// main
module main(clk, rst, ena, state_0, cells);
parameter N = 16;  
parameter M = N + 2;  
input wire clk;
input wire rst;
input wire ena;
input wire [N*N-1:0] state_0;
output logic [N*N-1:0] cells;
wire [M*M-1:0] bordered_cells_q;  
wire [M*M-1:0] bordered_cells_d;
logic [M*M-1:0] bordered_cells_0;  
function int cell_index(int i, int j);
  cell_index = M*j + i;
endfunction
generate
  genvar i;
  genvar j;
  for (i = 0; i < M; i = i + 1) begin : cells_x
    for (j = 0; j < M; j = j + 1) begin : cells_y
      if ( (i > 0) && (i < (M-1)) && (j > 0) && (j < (M-1)) ) begin
        assign bordered_cells_0[cell_index(i, j)] = state_0[N*(j-1) + (i-1)];
        conway_cell CELL(
          .clk(clk), .rst(rst), .ena(ena),
          .neighbors({
            bordered_cells_q[cell_index(i-1, j-1)],
            bordered_cells_q[cell_index(i-1, j  )],
            bordered_cells_q[cell_index(i-1, j+1)],
            bordered_cells_q[cell_index(i  , j+1)],
            bordered_cells_q[cell_index(i+1, j+1)],
            bordered_cells_q[cell_index(i+1, j  )],
            bordered_cells_q[cell_index(i+1, j-1)],
            bordered_cells_q[cell_index(i  , j-1)]
          }),
          .state_0(bordered_cells_0[cell_index(i, j)]),
          .state_d(bordered_cells_d[cell_index(i, j)]),
          .state_q(bordered_cells_q[cell_index(i, j)])
        );
      end else begin  
        assign bordered_cells_0[cell_index(i,j)] = 1'b0;
        assign bordered_cells_q[cell_index(i,j)] = bordered_cells_0[cell_index(i,j)];
        assign bordered_cells_d[cell_index(i,j)] = 0;
      end
    end
  end
  for (i = 0; i < N; i = i + 1) begin : unborder
    always_comb begin
        cells[N*(i+1)-1:N*i] = bordered_cells_q[M*(i+2)-2:M*(i+1)+1];
    end
  end
endgenerate
endmodule
Size: about 5,000 cells after synthesis, ~0.050 mm² of cells after synthesis.
make LEC_CHECK=0 CAP_MARGIN=30 CORE_MARGIN=2 CORE_UTILIZATION=68 CTS_CLUSTER_DIAMETER=30 CTS_CLUSTER_SIZE=34 MAX_ROUTING_LAYER=met4 MIN_ROUTING_LAYER=met1 SLEW_MARGIN=20 finish   # period 3.24 ns
run.sh (not shown) runs the stock make flow with config.mk's settings and CLKGATE_MAP_FILE=.
The first run never finished: it broke off in 5_1_grt.
==> next run, changes <==
Settings changed: CAP_MARGIN 30 to 20, CORE_UTILIZATION 68 to 42, CTS_CLUSTER_DIAMETER 30 to unset, CTS_CLUSTER_SIZE 34 to unset, MAX_ROUTING_LAYER met4 to unset, MIN_ROUTING_LAYER met1 to unset, PLACE_DENSITY set to 0.6.
Clock period 3.24 ns to 3.66 ns, I/O delays scaled along.
Outcome: The new run finished clean; area after synthesis stays the same; synthesized cell count stays the same; die size came out higher by 61%.

* * *

main again, from the RTL that the note above started with.
Settings: LEC_CHECK=0, CAP_MARGIN=0, CORE_MARGIN=2, CORE_UTILIZATION=72, CTS_CLUSTER_DIAMETER=68, CTS_CLUSTER_SIZE=34, MIN_ROUTING_LAYER=met1, SETUP_SLACK_MARGIN=0.85, SLEW_MARGIN=20; clock period 3.24 ns.
The baseline died in global routing (DPL-0038).
Change:
CAP_MARGIN = 20   (was 0)
CORE_UTILIZATION = 45   (was 72)
CTS_CLUSTER_DIAMETER = unset   (was 68)
CTS_CLUSTER_SIZE = unset   (was 34)
MIN_ROUTING_LAYER = unset   (was met1)
PLACE_DENSITY = 0.6   (was unset)
SETUP_SLACK_MARGIN = unset   (was 0.85)
clock period = 3.66 ns   (was 3.24 ns; I/O delays follow)
Outcome: The new run produced a clean layout. Die area rises by 59%. Synthesized area stays the same. Synthesized cell count does not change.
Change:
CORE_UTILIZATION = 70   (was 45)
CTS_CLUSTER_SIZE = 37   (was unset)
MAX_ROUTING_LAYER = met4   (was unset)
PLACE_DENSITY = unset   (was 0.6)
SETUP_SLACK_MARGIN = -0.21   (was unset)
clock period = 3.29 ns   (was 3.66 ns; I/O delays follow)
- The changed run finished with setup timing left
- setup slack loses 0.37 ns
- routed wire length went up by about 1.6%
- die area went down by about 35%
- non-clock buffer count went up by 247
- global-route usage went up by 13 points

* * *

main again, from the RTL that the note above started with.
Design main, start of the top module:
module main(clk, rst, ena, state_0, cells);
parameter N = 16;  
parameter M = N + 2;  
input wire clk;
input wire rst;
input wire ena;
input wire [N*N-1:0] state_0;
output logic [N*N-1:0] cells;
wire [M*M-1:0] bordered_cells_q;  
wire [M*M-1:0] bordered_cells_d;
logic [M*M-1:0] bordered_cells_0;  
function int cell_index(int i, int j);
  cell_index = M*j + i;
endfunction
generate
  genvar i;
  genvar j;
  for (i = 0; i < M; i = i + 1) begin : cells_x
    for (j = 0; j < M; j = j + 1) begin : cells_y
      if ( (i > 0) && (i < (M-1)) && (j > 0) && (j < (M-1)) ) begin
        assign bordered_cells_0[cell_index(i, j)] = state_0[N*(j-1) + (i-1)];
        conway_cell CELL(
          .clk(clk), .rst(rst), .ena(ena),
          .neighbors({
            bordered_cells_q[cell_index(i-1, j-1)],
            bordered_cells_q[cell_index(i-1, j  )],
            bordered_cells_q[cell_index(i-1, j+1)],
            bordered_cells_q[cell_index(i  , j+1)],
            bordered_cells_q[cell_index(i+1, j+1)],
            bordered_cells_q[cell_index(i+1, j  )],
            bordered_cells_q[cell_index(i+1, j-1)],
            bordered_cells_q[cell_index(i  , j-1)]
          }),
          .state_0(bordered_cells_0[cell_index(i, j)]),
          .state_d(bordered_cells_d[cell_index(i, j)]),
          .state_q(bordered_cells_q[cell_index(i, j)])
  ...
==> flow/config.mk <==
export PLATFORM = sky130hd
export DESIGN_NAME = main
export DESIGN_NICKNAME = main
export VERILOG_FILES = /design/flow/design.v
export SDC_FILE = /design/flow/constraint.sdc
export NUM_CORES = 4
export LEC_CHECK = 0
export CAP_MARGIN = 30
export CORE_MARGIN = 2
export CORE_UTILIZATION = 68
export CTS_CLUSTER_DIAMETER = 28
export CTS_CLUSTER_SIZE = 34
export MAX_ROUTING_LAYER = met4
export MIN_ROUTING_LAYER = met1
export SLEW_MARGIN = 20
==> flow/constraint.sdc <==
create_clock -name core_clock -period 3.24 [get_ports {clk}]
set_input_delay 0.6480 -clock core_clock [delete_from_list [all_inputs] [get_ports {clk}]]
set_output_delay 0.6480 -clock core_clock [all_outputs]
set_load 0.01 [all_outputs]
The first run ended with an error in global routing.
Rerun with:
Settings changed: CORE_UTILIZATION 68 to 64, CTS_CLUSTER_DIAMETER 28 to 68.
Clock period 3.24 ns to 2.23 ns, I/O delays scaled along.
What happened:
- With this change the flow finished but failed the layout checks on negative setup slack
- area after synthesis is unchanged
- synthesized cell count stays the same
- die size grows by 6.2%
Rerun with:
Settings changed: CORE_UTILIZATION 64 to 72, CTS_CLUSTER_DIAMETER 68 to 29, PLACE_DENSITY set to 0.64.
What happened: The changed run did not get past global routing; die area shrinks by 11%; synthesized cell count stays the same; area after synthesis stays the same.
Rerun with:
Settings changed: CAP_MARGIN 30 to 20, CTS_CLUSTER_DIAMETER 29 to not set, CTS_CLUSTER_SIZE 34 to not set, MAX_ROUTING_LAYER met4 to not set, MIN_ROUTING_LAYER met1 to not set, PLACE_DENSITY 0.64 to not set, PLACE_DENSITY_LB_ADDON set to 0.0, SETUP_SLACK_MARGIN set to 0.53.
Clock period 2.23 ns to 3.96 ns, I/O delays scaled along.
The changed run finished clean. Synthesized cell count does not change. Die area is unchanged. Synthesized area does not change.
Rerun with:
Settings changed: CTS_CLUSTER_DIAMETER set to 376, CTS_CLUSTER_SIZE set to 95, PLACE_DENSITY set to 0.43, PLACE_DENSITY_LB_ADDON 0.0 to not set, SETUP_SLACK_MARGIN 0.53 to 1.11.
Outcome: With this change the flow did not get past global routing. Synthesized area stays the same. Die area stays the same. Synthesized cell count is unchanged.
Rerun with:
Settings changed: CTS_CLUSTER_DIAMETER 376 to not set, CTS_CLUSTER_SIZE 95 to not set, PLACE_DENSITY 0.43 to not set, PLACE_DENSITY_LB_ADDON set to 0.0, SETUP_SLACK_MARGIN 1.11 to 0.35.
This time the run finished with timing, DRC and antenna clean; area after synthesis is unchanged; synthesized cell count stays the same; die area stays the same.
